Setup of job 6195:
// system_top
module system_top (
    input  wire         clk, 
    input  wire         rst,
    input  wire         rx,
    output wire         tx,
    input  wire         miso,
    output wire         sclk,
    output wire         mosi,
    output wire         cs_n,
    output wire         nrst_pd,
    output wire [4:0]   pwm_servos,  
    input  wire [4:0]   input_ir,
	output wire [4:0] led_busy,
	output wire         led1, led2
);
    wire [31:0] UID;
    wire        card_OK;
    wire [4:0] disp_start;
    wire [3:0] s_count [0:4];   
    wire [4:0] busy_servo;
    wire dispensing_active = |busy_servo;
    assign led2     = dispensing_active;
	assign led_busy = busy_servo;
    rc522 rfid_inst (
        .clk            (clk),
        .rst            (rst),
        .miso           (miso),
        .sclk           (sclk),
        .mosi           (mosi),
        .cs_n           (cs_n),
        .nrst_pd        (nrst_pd),
        .UID            (UID),
        .card_OK        (card_OK)
    );
    wire [3:0] count_A, count_B, count_C, count_D, count_E;
    assign s_count[0] = count_A;
    assign s_count[1] = count_B;
    assign s_count[2] = count_C;
    assign s_count[3] = count_D;
    assign s_count[4] = count_E;
    uart_controller comm_inst(
        .clk            (clk),
        .rst            (rst),
        .rx             (rx),
        .tx             (tx),
        .led1           (led1),
        .UID            (UID),
        .card_OK        (card_OK),
        .ir_status      (input_ir),
        .dispensing_active  (dispensing_active),
        .dispenser_start    (disp_start),
        .count_A        (count_A),
        .count_B        (count_B),
        .count_C        (count_C),
        .count_D        (count_D),
        .count_E        (count_E)
    );
    genvar i;
    generate
        for (i = 1; i < 5; i = i + 1) begin: servo_dispensers
            servo_fsm_unit servo_inst1(
                .clk            (clk),
                .rst            (rst),
                .start_trigger  (disp_start[i]),
                .num_turns      (s_count[i]),
                .pwm_out        (pwm_servos[i]),
                .busy           (busy_servo[i])
            );
        end
    endgenerate
	servo_fsm_unit_anticlockwise servo_inst2(
		.clk            (clk),
		.rst            (rst),
		.start_trigger  (disp_start[0]),
  ...
Size: ~4,800 cells after synthesis, ~980 flip-flops, ~44,000 µm² of cells after synthesis.
make LEC_CHECK=0 ABC_AREA=1 CAP_MARGIN=40 CELL_PAD_IN_SITES_DETAIL_PLACEMENT=0 CORE_MARGIN=2 CORE_UTILIZATION=72 CTS_CLUSTER_DIAMETER=284 CTS_CLUSTER_SIZE=15 HOLD_SLACK_MARGIN=0.25 MAX_ROUTING_LAYER=met4 PLACE_DENSITY_LB_ADDON=0.01 SETUP_SLACK_MARGIN=-0.09 SLEW_MARGIN=20 finish   # period 2.67 ns
run.sh (not shown) runs the stock make flow with config.mk's settings and CLKGATE_MAP_FILE=.
The final report for job 6195 shows a completed flow and a layout that fails verification, specifically negative setup slack.
Input-level comparison between job 3576 and job 6195:
Settings: SETUP_SLACK_MARGIN removed (was -0.09); PLACE_DENSITY_LB_ADDON removed (was 0.01); CTS_CLUSTER_SIZE changed from 15 to 72; CAP_MARGIN changed from 40 to 5; CTS_CLUSTER_DIAMETER removed (was 284); CELL_PAD_IN_SITES_DETAIL_PLACEMENT removed (was 0); MAX_ROUTING_LAYER removed (was met4); HOLD_SLACK_MARGIN changed from 0.25 to 0.29; the clock period (ns, I/O delays scaled along) changed from 2.67 to 2.71.
### Flow results
- Not one of job 3576 and job 6195 finished clean.
- Completing all stages was not enough for job 6195: its layout failed the final checks because of negative setup slack.
- Job 3576 finished all stages; however, its layout fails the closing checks, the failures being negative setup slack.
- Lower setup total negative slack was reported by job 6195, not job 3576.
- Relative area of non-clock buffer cells in the final design, job 3576 and job 6195: higher on job 3576
- Changes observed in job 3576 relative to job 6195: total power grew by 9.8%; combinational fraction of the cell area shrank by 0.78 points.
- Measured against each other, job 3576 and job 6195 differ in hold buffer count at CTS, the higher figure coming from job 3576.
- Going from job 6195 to job 3576, amount of wire on met3 after detailed routing shrank by 8.6%, number of levels the H-tree was split into held steady, area used by multi-input combinational logic grew by 0.68%.
The inputs of job 7389 differ from those of job 3576 as listed below.
Settings: a change of CORE_UTILIZATION from 72 to 40; a deleted HOLD_SLACK_MARGIN that had been 0.29; a deleted CTS_CLUSTER_SIZE that had been 72; a deleted ABC_AREA that had been 1; a change of CAP_MARGIN from 5 to 20; a change of the clock period (ns, I/O delays scaled along) from 2.71 to 4.8.
## What came out
- Job 7389 finished every stage and its layout cleared the timing, design-rule and antenna checks.
- On synthesis area per yosys: between job 3576 and job 7389, it ends up higher for job 3576.
- Across both runs, synthesized cell count was lower for job 7389 than for job 3576.
- Wire length: job 7389 vs job 3576 down about 10%
- Fmax: job 7389 < job 3576
Inputs modified between job 7389 and job 7982:
Settings: putting ABC_AREA at 1 where nothing was set; swapping 40 for 45 in CORE_UTILIZATION; swapping 4.8 for 6.29 in the clock period (ns, I/O delays scaled along).
### Flow results
- Compared job 7389 against job 7982; number of sequential cells within noise.
- Min hold slack across job 7982 and job 7389: job 7982
- Job 7982 gives more cell count than job 7389 did.
- Higher leakage power among job 7982 and job 7389: job 7982
- Design internal power delta (job 7982 − job 7389): favourable
- Summary of the comparison: total routing usage reported by global routing is higher in job 7982, relative to job 7389.
- Job 7982 vs job 7389 — endpoint required time on the critical path rose 1410 ps.
- Summary — final cell utilization of the core, job 7982 relative to job 7389: higher, by 5.7 points.
For job 3539, these inputs were changed with respect to job 7982:
Settings: CORE_UTILIZATION now 40, was 45; ABC_AREA no longer set, was 1; the clock period (ns, I/O delays scaled along) now 8.0, was 6.29.
The final layout from job 3539, which completed every stage, passed the timing, design-rule and antenna checks at the end of the flow. Job 3539 ended with less synthesized area than job 7982. Job 3539 vs job 7982, area enclosed by the die boundary went up by about 11%. Job 3539 vs. job 7982: insertion delay of the later-clocked pin in the worst-skew pair roughly the same; global-route met3 utilization lower; routed wire length lower. Via count: job 3539 and job 7982 compared, higher one is job 7982. Per the comparison of job 3539 with job 7982, internal power consumption went down, fraction of power consumed by combinational cells went down. Compared with job 7982, in job 3539 number of antenna violations at the first check in global routing increased 1, fraction of area in clock buffers and inverters decreased 0.47 points.
Power and IR drop assume default switching activity.
